==> harbor <==
==> flow/design.v <==
`timescale 1ns/10ps
module IOTDF( clk, rst, in_en, iot_in, fn_sel, busy, valid, iot_out);
input        clk;
input        rst;
input        in_en;
input  [7:0] iot_in;
input  [2:0] fn_sel;
output     busy;
output reg valid;
output reg [127:0] iot_out;
parameter GRAY2BIN = 3'b001; 
parameter FIR      = 3'b010; 
reg [9:0] counter;
reg [9:0] counter_delay1;
reg [9:0] counter_delay2;
reg [127:0] iot_data;
reg [127:0] prep_to_out;
reg [127:0] prep_to_output;
reg [127:0] wait_to;
always @(posedge clk or posedge rst) begin
    if(rst) begin
        counter <= 0;
    end else if(in_en) begin
        if (counter == 960) counter <= 0;
        else counter <= counter + 1;
    end else begin
        counter <= counter;
    end 
end
always @(posedge clk or posedge rst) begin
    if(rst) begin
        counter_delay1 <= 0;
        counter_delay2 <= 0;
    end else if(in_en) begin
        counter_delay1 <= counter;
        counter_delay2 <= counter_delay1;
    end else begin
        counter_delay1 <= counter_delay1;
        counter_delay2 <= counter_delay2;
    end
end
always @(posedge clk or posedge rst) begin
    if(rst) begin
        iot_data <= 0;
    end else if(in_en) begin
        iot_data[7:0] <= iot_in;
        iot_data[127:8] <= iot_data[119:0];
    end else begin
        iot_data <= iot_data;
    end
end
always @(posedge clk) begin
    if(!rst && in_en) begin
        wait_to <= iot_data;
    end else begin
        wait_to <= wait_to;
    end
end
integer idx;
always @(*) begin
    if(rst) begin
        prep_to_out = 0;
        prep_to_output = 0;
    end else if(in_en) begin
        if(fn_sel == GRAY2BIN) begin
            if (counter_delay1[3:0] == 15) begin
                prep_to_output = 0;
                prep_to_out[127] = iot_data[127];
                for (idx = 126; idx >= 0; idx = idx - 1) begin
                    prep_to_out[idx] = prep_to_out[idx + 1] ^ iot_data[idx];
                end
            end else begin
                prep_to_out = 0;
                prep_to_output = 0;
            end
        end else if(fn_sel == FIR) begin
            if (counter_delay1[3:0] == 15) begin
                prep_to_out = iot_data;
                prep_to_output = 0;
            end else if (counter_delay2[3:0] == 15) begin
                prep_to_out = wait_to;
                prep_to_output[127:120] = (((prep_to_out[127:120] * 8'd5) >> 3)+ 1) >> 1;
                prep_to_output[119:112] = ((((prep_to_out[119:112] * 8'd5)+(prep_to_out[127:120] * 8'd9)) >> 3)+ 1) >> 1;
                prep_to_output[111:104] = ((((prep_to_out[111:104] * 8'd5)+(prep_to_out[119:112] * 8'd9)+(prep_to_out[127:120] * 8'd2)) >>3)+ 1) >> 1;
                prep_to_output[103:96] = ((((prep_to_out[103:96] * 8'd5)+(prep_to_out[111:104] * 8'd9)+(prep_to_out[119:112] * 8'd2)) >>3)+ 1) >> 1;
                prep_to_output[95:88] = ((((prep_to_out[95:88] * 8'd5)+(prep_to_out[103:96] * 8'd9)+(prep_to_out[111:104] * 8'd2)) >>3)+ 1) >> 1;
                prep_to_output[87:80] = ((((prep_to_out[87:80] * 8'd5)+(prep_to_out[95:88] * 8'd9)+(prep_to_out[103:96] * 8'd2)) >>3)+ 1) >> 1;
                prep_to_output[79:72] = ((((prep_to_out[79:72] * 8'd5)+(prep_to_out[87:80] * 8'd9)+(prep_to_out[95:88] * 8'd2)) >>3)+ 1) >> 1;
                prep_to_output[71:64] = ((((prep_to_out[71:64] * 8'd5)+(prep_to_out[79:72] * 8'd9)+(prep_to_out[87:80] * 8'd2)) >>3)+ 1) >> 1;
                prep_to_output[63:56] = ((((prep_to_out[63:56] * 8'd5)+(prep_to_out[71:64] * 8'd9)+(prep_to_out[79:72] * 8'd2)) >>3)+ 1) >> 1;
                prep_to_output[55:48] = ((((prep_to_out[55:48] * 8'd5)+(prep_to_out[63:56] * 8'd9)+(prep_to_out[71:64] * 8'd2)) >>3)+ 1) >> 1;
                prep_to_output[47:40] = ((((prep_to_out[47:40] * 8'd5)+(prep_to_out[55:48] * 8'd9)+(prep_to_out[63:56] * 8'd2)) >>3)+ 1) >> 1;
                prep_to_output[39:32] = ((((prep_to_out[39:32] * 8'd5)+(prep_to_out[47:40] * 8'd9)+(prep_to_out[55:48] * 8'd2)) >>3)+ 1) >> 1;
                prep_to_output[31:24] = ((((prep_to_out[31:24] * 8'd5)+(prep_to_out[39:32] * 8'd9)+(prep_to_out[47:40] * 8'd2)) >>3)+ 1) >> 1;
                prep_to_output[23:16] = ((((prep_to_out[23:16] * 8'd5)+(prep_to_out[31:24] * 8'd9)+(prep_to_out[39:32] * 8'd2)) >>3)+ 1) >> 1;
                prep_to_output[15:8] = ((((prep_to_out[15:8] * 8'd5)+(prep_to_out[23:16] * 8'd9)+(prep_to_out[31:24] * 8'd2)) >>3)+ 1) >> 1;
                prep_to_output[7:0] = ((((prep_to_out[7:0] * 8'd5)+(prep_to_out[15:8] * 8'd9)+(prep_to_out[23:16] * 8'd2)) >>3)+ 1) >> 1;
            end else begin
                prep_to_out = 0;
                prep_to_output = 0;
            end
        end else begin
            prep_to_out = 0;
            prep_to_output = 0;
        end
    end else begin
        prep_to_out = 0;
        prep_to_output = 0;
    end
end
assign busy = 0;
always @(posedge clk or posedge rst) begin
    if(rst) begin
        valid <= 0;
    end else if(in_en) begin
        case(fn_sel)
            GRAY2BIN: begin
                if (counter_delay1[3:0] == 15) begin
                    valid <= 1;
                end else begin
                    valid <= 0;
                end
            end
            FIR: begin
                if (counter_delay2[3:0] == 15) begin
                    valid <= 1;
                end else begin
                    valid <= 0;
                end
            end
            default: begin
                valid <= 0;
            end
        endcase
    end
end
always @(posedge clk or posedge rst) begin
    if(rst) begin
        iot_out <= 0;
    end else if(in_en) begin
        case(fn_sel)
            GRAY2BIN: begin
                if (counter_delay1[3:0] == 15) begin
                    iot_out <= prep_to_out;
                end
            end
            FIR: begin
                if (counter_delay2[3:0] == 15) begin
                    iot_out <= prep_to_output;
                end 
            end
            default: begin
                iot_out <= 1'b0;
            end
        endcase
    end
end
endmodule
==> flow/run.sh <==
#!/bin/bash
# the make line also repeats each setting of config.mk as NAME=value (left out here)
make -C /OpenROAD-flow-scripts/flow DESIGN_CONFIG=/design/flow/config.mk WORK_HOME=/design/flow/orfs CLKGATE_MAP_FILE= finish
==> flow/config.mk <==
export PLATFORM = sky130hd
export DESIGN_NAME = IOTDF
export DESIGN_NICKNAME = IOTDF
export VERILOG_FILES = /design/flow/design.v
export SDC_FILE = /design/flow/constraint.sdc
export NUM_CORES = 4
export LEC_CHECK = 0
export CAP_MARGIN = 30
export CELL_PAD_IN_SITES_DETAIL_PLACEMENT = 2
export CELL_PAD_IN_SITES_GLOBAL_PLACEMENT = 3
export CORE_MARGIN = 5
export CORE_UTILIZATION = 24
export CTS_CLUSTER_DIAMETER = 304
export PLACE_DENSITY_LB_ADDON = 0.14
export SETUP_SLACK_MARGIN = 0.64
export SLEW_MARGIN = 20
==> flow/constraint.sdc <==
create_clock -name core_clock -period 3.17 [get_ports {clk}]
set_input_delay 0.6340 -clock core_clock [delete_from_list [all_inputs] [get_ports {clk}]]
set_output_delay 0.6340 -clock core_clock [all_outputs]
set_load 0.01 [all_outputs]
==> nickel (differences from harbor) <==
CAP_MARGIN = 20   (was 30)
CELL_PAD_IN_SITES_DETAIL_PLACEMENT = not set   (was 2)
CELL_PAD_IN_SITES_GLOBAL_PLACEMENT = not set   (was 3)
CORE_MARGIN = 2   (was 5)
CORE_UTILIZATION = 48   (was 24)
CTS_CLUSTER_DIAMETER = not set   (was 304)
PLACE_DENSITY_LB_ADDON = not set   (was 0.14)
SETUP_SLACK_MARGIN = 1.52   (was 0.64)
==> flow/constraint.sdc (replaced) <==
create_clock -name core_clock -period 5.21 [get_ports {clk}]
set_input_delay 1.0420 -clock core_clock [delete_from_list [all_inputs] [get_ports {clk}]]
set_output_delay 1.0420 -clock core_clock [all_outputs]
set_load 0.01 [all_outputs]
==> indigo (differences from harbor) <==
CAP_MARGIN = 20   (was 30)
CELL_PAD_IN_SITES_DETAIL_PLACEMENT = 1   (was 2)
CELL_PAD_IN_SITES_GLOBAL_PLACEMENT = not set   (was 3)
CORE_MARGIN = 2   (was 5)
CORE_UTILIZATION = 30   (was 24)
CTS_CLUSTER_DIAMETER = 166   (was 304)
GPL_ROUTABILITY_DRIVEN = 0   (was not set)
GPL_TIMING_DRIVEN = 0   (was not set)
PLACE_DENSITY_LB_ADDON = not set   (was 0.14)
SETUP_SLACK_MARGIN = not set   (was 0.64)
==> flow/constraint.sdc (replaced) <==
create_clock -name core_clock -period 7.47 [get_ports {clk}]
set_input_delay 1.4940 -clock core_clock [delete_from_list [all_inputs] [get_ports {clk}]]
set_output_delay 1.4940 -clock core_clock [all_outputs]
set_load 0.01 [all_outputs]
==> ember (differences from harbor) <==
CAP_MARGIN = 20   (was 30)
CELL_PAD_IN_SITES_DETAIL_PLACEMENT = not set   (was 2)
CELL_PAD_IN_SITES_GLOBAL_PLACEMENT = not set   (was 3)
CORE_MARGIN = 2   (was 5)
CORE_UTILIZATION = 71   (was 24)
CTS_CLUSTER_DIAMETER = not set   (was 304)
CTS_CLUSTER_SIZE = 36   (was not set)
MAX_ROUTING_LAYER = met4   (was not set)
PLACE_DENSITY_LB_ADDON = not set   (was 0.14)
SETUP_SLACK_MARGIN = not set   (was 0.64)
==> flow/constraint.sdc (replaced) <==
create_clock -name core_clock -period 4.41 [get_ports {clk}]
set_input_delay 0.8820 -clock core_clock [delete_from_list [all_inputs] [get_ports {clk}]]
set_output_delay 0.8820 -clock core_clock [all_outputs]
set_load 0.01 [all_outputs]
==> qor summary <==
metric	indigo	nickel	ember	harbor
Status	complete, no violations	complete, no violations	complete, but fails checks	complete, but fails checks
Layout check failures	-	-	setup timing	setup timing
Clk_buf instances	61	59	60	82
Highest achievable clock rate	176.2 MHz	222.9 MHz	212.0 MHz	219.6 MHz
Slowest stage cell on the critical path	sky130_fd_sc_hd__a221oi_2	sky130_fd_sc_hd__edfxtp_1	sky130_fd_sc_hd__fa_1	sky130_fd_sc_hd__fa_1
Maximum single-stage delay on the critical path	0.80 ns	0.52 ns	0.58 ns	0.49 ns
Worst hold path cell count	0	1	1	2
Transition time of the tightest slew-check pin	1.226 ns	1.009 ns	1.070 ns	1.107 ns
Horiz. Die Dim	347.0 um	275.2 um	227.0 um	393.5 um
Setup crit end	iot_out[0]	iot_out[119]	iot_out[31]	iot_out[23]
Detailed-routing iteration count for the pre-antenna-repair pass	5	5	6	4
Half-perimeter wire length after placement	89.45 mm	73.16 mm	72.84 mm	108.0 mm
Worst Hold Margin	0.4680 ns	0.4882 ns	0.4877 ns	0.4834 ns
Share of the core filled by cells before placement	30.29%	48.46%	71.96%	24.19%
Rel. slew slack	18.26%	32.72%	28.69%	26.23%
Critical path startpoint	iot_data[125]	wait_to[123]	wait_to[36]	wait_to[26]
